==> inputs of v12 <==
==> flow/design.v <==
`timescale 1ns/100ps
module conv(
           input Aclk,
           input rst,
           input [7:0] Xin,
           input [7:0] Kin,
           output reg [7:0] Rout,
           output reg result_done
       );
reg [7:0] pattern [9-1:0];
reg [4:0] daddr;
wire pattern_done;
reg [7:0] kernel [4-1:0];
reg [4:0] kaddr;
wire kernel_done;
reg [7:0] result [4-1:0];
reg [4:0] out_cnt;
integer i;
assign pattern_done = (daddr-1>=9) ? 1'd1 : 1'd0;
always@(posedge Aclk)
begin
    if(rst)
    begin
        for(i=0;i<9;i=i+1)
        begin
            pattern[i] <= 7'd0;
        end
        daddr <= 5'd1;   
    end
    else
    begin
        if(pattern_done)
        begin
            pattern[daddr] <= pattern[daddr];
            daddr <= daddr;
        end
        else
        begin
            pattern[daddr-1] <= Xin;
            daddr <= daddr + 5'd1;
        end
    end
end
assign kernel_done = (kaddr-1>=4) ? 1'd1 : 1'd0;
always@(posedge Aclk)
begin
    if(rst)
    begin
        for(i=0;i<4;i=i+1)
        begin
            kernel[i] <= 7'd0;
        end
        kaddr <= 5'd1;
    end
    else
    begin
        if(kernel_done)
        begin
            kernel[kaddr] <= kernel[kaddr];
            kaddr <= kaddr;
        end
        else
        begin
            kernel[kaddr-1] <= Kin;
            kaddr <= kaddr + 5'd1;
        end
    end
end
always@(*)
begin
    if(rst)
    begin
        for(i=0;i<4;i=i+1)
        begin
            result[i] = 7'd0;
        end
    end
    else
    begin
        if(pattern_done & kernel_done)
        begin
            result[0] = pattern[0]*kernel[0] + pattern[1]*kernel[1] + pattern[3]*kernel[2] + pattern[4]*kernel[3];
            result[1] = pattern[1]*kernel[0] + pattern[2]*kernel[1] + pattern[4]*kernel[2] + pattern[5]*kernel[3];
            result[2] = pattern[3]*kernel[0] + pattern[4]*kernel[1] + pattern[6]*kernel[2] + pattern[7]*kernel[3];
            result[3] = pattern[4]*kernel[0] + pattern[5]*kernel[1] + pattern[7]*kernel[2] + pattern[8]*kernel[3];
        end
        else
        begin
            for(i=0;i<4;i=i+1)
            begin
                result[i] = 7'd0;
            end
        end
    end
end
always@(posedge Aclk)
begin
    if(rst)
    begin
        result_done <= 1'd0;
    end
    else
    begin
        if(pattern_done & kernel_done)
        begin
            result_done <= 1'd1;
        end
        else
        begin
            result_done <= result_done;
        end
    end
end
always@(posedge Aclk)
begin
    if(rst)
    begin
        Rout <= 7'd0;
        out_cnt <= 5'd1;
    end
    else
    begin
        if(pattern_done & kernel_done)
        begin
            out_cnt <= out_cnt + 5'd1;
            Rout <= result[out_cnt-1];
        end
        else
        begin
            out_cnt <= 5'd1;
            Rout <= 5'd0;
        end
    end
end
endmodule
==> flow/run.sh <==
#!/bin/bash
# the make line also repeats each setting of config.mk as NAME=value (left out here)
make -C /OpenROAD-flow-scripts/flow DESIGN_CONFIG=/design/flow/config.mk WORK_HOME=/design/flow/orfs CLKGATE_MAP_FILE= finish
==> flow/config.mk <==
export PLATFORM = sky130hd
export DESIGN_NAME = conv
export DESIGN_NICKNAME = conv
export VERILOG_FILES = /design/flow/design.v
export SDC_FILE = /design/flow/constraint.sdc
export NUM_CORES = 4
export LEC_CHECK = 0
export ABC_AREA = 1
export CAP_MARGIN = 15
export CELL_PAD_IN_SITES_DETAIL_PLACEMENT = 1
export CORE_ASPECT_RATIO = 0.89
export CORE_MARGIN = 2
export CORE_UTILIZATION = 70
export CTS_CLUSTER_SIZE = 50
export GPL_TIMING_DRIVEN = 0
export MAX_ROUTING_LAYER = met4
export SLEW_MARGIN = 20
export TNS_END_PERCENT = 10
==> flow/constraint.sdc <==
create_clock -name core_clock -period 4.33 [get_ports {Aclk}]
set_input_delay 0.8660 -clock core_clock [delete_from_list [all_inputs] [get_ports {Aclk}]]
set_output_delay 0.8660 -clock core_clock [all_outputs]
set_load 0.01 [all_outputs]
==> v22 (differences from v12) <==
- ABC_AREA: 1 -> not set
- CAP_MARGIN: 15 -> 20
- CELL_PAD_IN_SITES_DETAIL_PLACEMENT: 1 -> not set
- CORE_ASPECT_RATIO: 0.89 -> not set
- CORE_UTILIZATION: 70 -> 72
- CTS_CLUSTER_SIZE: 50 -> not set
- GPL_TIMING_DRIVEN: 0 -> not set
- MAX_ROUTING_LAYER: met4 -> not set
- PLACE_DENSITY_LB_ADDON: not set -> 0.0
- TNS_END_PERCENT: 10 -> not set
==> flow/constraint.sdc (replaced) <==
create_clock -name core_clock -period 6.5 [get_ports {Aclk}]
set_input_delay 1.3000 -clock core_clock [delete_from_list [all_inputs] [get_ports {Aclk}]]
set_output_delay 1.3000 -clock core_clock [all_outputs]
set_load 0.01 [all_outputs]
==> v28 (differences from v12) <==
- ABC_AREA: 1 -> not set
- CAP_MARGIN: 15 -> 20
- CELL_PAD_IN_SITES_DETAIL_PLACEMENT: 1 -> not set
- CORE_ASPECT_RATIO: 0.89 -> not set
- CORE_UTILIZATION: 70 -> 40
- CTS_CLUSTER_SIZE: 50 -> not set
- GPL_TIMING_DRIVEN: 0 -> not set
- MAX_ROUTING_LAYER: met4 -> not set
- TNS_END_PERCENT: 10 -> not set
==> flow/constraint.sdc (replaced) <==
create_clock -name core_clock -period 7.85 [get_ports {Aclk}]
set_input_delay 1.5700 -clock core_clock [delete_from_list [all_inputs] [get_ports {Aclk}]]
set_output_delay 1.5700 -clock core_clock [all_outputs]
set_load 0.01 [all_outputs]
==> results.sh <==
# implementation run metrics
export IMPL_compound_area_share_pct=1.50
export IMPL_top_area_share_pct=27.1
export IMPL_syn_cell_area_um2=21300
export IMPL_gp_congestion=0.998
export IMPL_violatedChecks="negative setup slack"
export IMPL_floorplanUtilization_pct=73.6
export IMPL_timing_final_ws_setup_ns=-0.461
export IMPL_synth_adder_area_share_pct=42.5
export IMPL_outcome="finished with violations"
export IMPL_synth_most_common_cell="inv_1"
export IMPL_setup_violations_final=3
export IMPL_die_area_um2=31000
export IMPL_ys_top_cells_by_area="fa_1, ha_1, edfxtp_1"
[end of results for v22]
==> results.sh <==
# implementation run metrics
export IMPL_ios=27
export IMPL_outcome="aborted with a tool error"
export IMPL_compound_area_share_pct=1.42
export IMPL_die_area_um2=34200
export IMPL_floorplanUtilization_pct=71.1
export IMPL_synth_most_common_cell="nand2_1"
export IMPL_lastStage="detailed placement (3_5_place_dp)"
export IMPL_ys_top_cells_by_area="fa_1, nand2_1, inv_1"
export IMPL_synth_adder_area_share_pct=39.4
export IMPL_tool_error="[ERROR DPL-0033] detailed placement checks failed during check placement."
export IMPL_syn_cell_area_um2=22900
[end of results for v12]
==> results.sh <==
# implementation run metrics
export IMPL_ys_top_cells_by_area="fa_1, ha_1, edfxtp_1"
export IMPL_die_area_um2=55100
export IMPL_outcome="complete, no violations"
export IMPL_synth_adder_area_share_pct=42.5
export IMPL_setup_violations_final=0
export IMPL_syn_cell_area_um2=21300
export IMPL_top_area_share_pct=27.1
export IMPL_timing_final_ws_setup_ns=0.334
export IMPL_floorplanUtilization_pct=40.5
export IMPL_compound_area_share_pct=1.50
export IMPL_gp_congestion=0.921
export IMPL_synth_most_common_cell="inv_1"
[end of results for v28]
